==> inputs of build 83 <==
## top_coldstorage
module top_coldstorage(
  input         clk,           
  input         rst_n,         
  output        led_fan,       
  output        led_hum,       
  input         sda_lcd_in,
  output        sda_lcd_oe,
  output        scl_lcd,
  input         rx,
  output        tx
);
  wire clk_1MHz = clk;
  wire [127:0] lcd_row1, lcd_row2;
  wire lcd_en, lcd_done;
  wire [7:0] temperature, humidity;
  wire dht_en, dht_data_ready;
  wire [7:0] chr_cmd, chr_val0, chr_val1;
  wire rx_msg_done, en_tx, tx_msg_done;
  logic_controller logic_controller_inst(
    .clk(clk_1MHz),
    .rst_n(rst_n),
    .temperature(temperature),
    .humidity(humidity),
    .dht_en(dht_en),
    .dht_data_ready(dht_data_ready),
    .chr_cmd(chr_cmd),
    .chr_val0(chr_val0),
    .chr_val1(chr_val1),
    .en_tx(en_tx),
    .rx_msg_done(rx_msg_done),
    .tx_msg_done(tx_msg_done),
    .lcd_en(lcd_en),
    .lcd_done(lcd_done),
    .lcd_row1(lcd_row1),
    .lcd_row2(lcd_row2),
    .led_fan(led_fan),
    .led_hum(led_hum)
  );
  dht11_reader dht11_reader_inst(
    .clk(clk_1MHz),
    .rst_n(rst_n),
    .en(dht_en),
    .temperature(temperature),
    .humidity(humidity),
    .data_ready(dht_data_ready)
  );
  uart_string uart_string_inst(
    .clk_1Mhz(clk_1MHz),
    .rst_n(rst_n),
    .temperature(temperature),
    .humidity(humidity),
    .en_tx(en_tx),
    .tx_msg_done(tx_msg_done),
    .tx(tx),
    .rx(rx),
    .fan_state(led_fan),
    .hum_state(led_hum),
    .chr_cmd(chr_cmd),
    .chr_val0(chr_val0),
    .chr_val1(chr_val1),
    .rx_msg_done(rx_msg_done)
  );
  lcd_16x2 lcd_16x2_inst(
    .clk_1MHz(clk_1MHz),
    .rst_n(rst_n),
    .lcd_ena(lcd_en),
    .row1(lcd_row1),
    .row2(lcd_row2),
    .lcd_done(lcd_done),
  ...
Settings: LEC_CHECK=0, ABC_AREA=1, CAP_MARGIN=20, CELL_PAD_IN_SITES_DETAIL_PLACEMENT=0, CORE_ASPECT_RATIO=1.24, CORE_MARGIN=2, CORE_UTILIZATION=40, CTS_CLUSTER_DIAMETER=181, GPL_TIMING_DRIVEN=1, HOLD_SLACK_MARGIN=0.05, PLACE_DENSITY_LB_ADDON=0.3, SLEW_MARGIN=40; clock period 5.69 ns.
run.sh (not shown) runs the stock make flow with config.mk's settings and CLKGATE_MAP_FILE=.
==> inputs of build 63, as changes to build 83 <==
Settings changed: CELL_PAD_IN_SITES_DETAIL_PLACEMENT 0 to unset, CORE_ASPECT_RATIO 1.24 to unset, CORE_UTILIZATION 40 to 70, CTS_CLUSTER_DIAMETER 181 to unset, GPL_TIMING_DRIVEN 1 to unset, HOLD_SLACK_MARGIN 0.05 to unset, PLACE_DENSITY_LB_ADDON 0.3 to unset, SETUP_SLACK_MARGIN set to -0.1, SLEW_MARGIN 40 to 20.
==> flow/constraint.sdc (replaced) <==
create_clock -name core_clock -period 3.0 [get_ports {clk}]
set_input_delay 0.6000 -clock core_clock [delete_from_list [all_inputs] [get_ports {clk}]]
set_output_delay 0.6000 -clock core_clock [all_outputs]
set_load 0.01 [all_outputs]
==> inputs of build 91, as changes to build 83 <==
Settings changed: ABC_AREA 1 to unset, CELL_PAD_IN_SITES_DETAIL_PLACEMENT 0 to unset, CORE_ASPECT_RATIO 1.24 to unset, CORE_UTILIZATION 40 to 72, CTS_CLUSTER_DIAMETER 181 to 26, CTS_CLUSTER_SIZE set to 44, GPL_TIMING_DRIVEN 1 to unset, HOLD_SLACK_MARGIN 0.05 to unset, PLACE_DENSITY set to 0.35, PLACE_DENSITY_LB_ADDON 0.3 to unset, SETUP_SLACK_MARGIN set to 1.09.
==> flow/constraint.sdc (replaced) <==
create_clock -name core_clock -period 4.21 [get_ports {clk}]
set_input_delay 0.8420 -clock core_clock [delete_from_list [all_inputs] [get_ports {clk}]]
set_output_delay 0.8420 -clock core_clock [all_outputs]
set_load 0.01 [all_outputs]
==> inputs of trial 21, as changes to build 83 <==
Settings changed: ABC_AREA 1 to unset, CELL_PAD_IN_SITES_DETAIL_PLACEMENT 0 to unset, CORE_ASPECT_RATIO 1.24 to unset, CORE_UTILIZATION 40 to 70, CTS_CLUSTER_DIAMETER 181 to unset, GPL_TIMING_DRIVEN 1 to unset, HOLD_SLACK_MARGIN 0.05 to unset, PLACE_DENSITY_LB_ADDON 0.3 to unset, SLEW_MARGIN 40 to 20.
==> flow/constraint.sdc (replaced) <==
create_clock -name core_clock -period 6.72 [get_ports {clk}]
set_input_delay 1.3440 -clock core_clock [delete_from_list [all_inputs] [get_ports {clk}]]
set_output_delay 1.3440 -clock core_clock [all_outputs]
set_load 0.01 [all_outputs]
==> comparison table <==
                                                                                 build 83                       build 91                       build 63                             trial 21
Seq/total area                                                                      44.7%                          40.3%                          41.4%                                45.8%
GR Util met2                                                                        32.1%                          68.5%                          65.0%                                52.3%
Met3 track demand over resource in global routing                                   2.59%                          8.34%                          6.77%                                4.86%
Leak pwr                                                                        0.0135 uW                      0.0144 uW                      0.0149 uW                            0.0126 uW
Endpoint of the most critical register-to-register path  logic_controller_inst.max_hum[6]  uart_string_inst.tx_msg[5][6]  uart_string_inst.tx_msg[3][7]  logic_controller_inst.temp_units[6]
Maximum vdd drop                                                                   315 uV                         645 uV                         713 uV                               310 uV
Final worst slack                                                                 1.37 ns                      -0.276 ns                       -1.86 ns                              1.32 ns
Cell Int Power                                                                    6870 uW                      11,900 uW                      12,400 uW                              5210 uW
Horizontal die dimension                                                           237 um                         199 um                         200 um                               201 um
Status                                                            complete, no violations       finished with violations       finished with violations              complete, no violations
Reasons for failing layout checks                                                       -           negative setup slack           negative setup slack                                    -
Uppermost layer routed                                                               met4                           met4                           met5                                 met4
Max FO, Critical Path                                                                   4                             20                              6                                   17
Setup Buffers After CTS                                                                 0                             42                             44                                    0
Via total after detailed routing                                                   21,390                         24,704                         26,054                               21,746
Most instantiated library cell after synthesis                     sky130_fd_sc_hd__inv_1       sky130_fd_sc_hd__nand2_1         sky130_fd_sc_hd__inv_1             sky130_fd_sc_hd__nand2_1
Sequential area share after synthesis                                               50.1%                          49.6%                          50.1%                                49.6%
Post-cts sizing count                                                                   0                             77                            118                                    0
Period utilisation layout                                                           75.8%                           107%                           162%                                80.4%
Power and IR drop assume default switching activity.
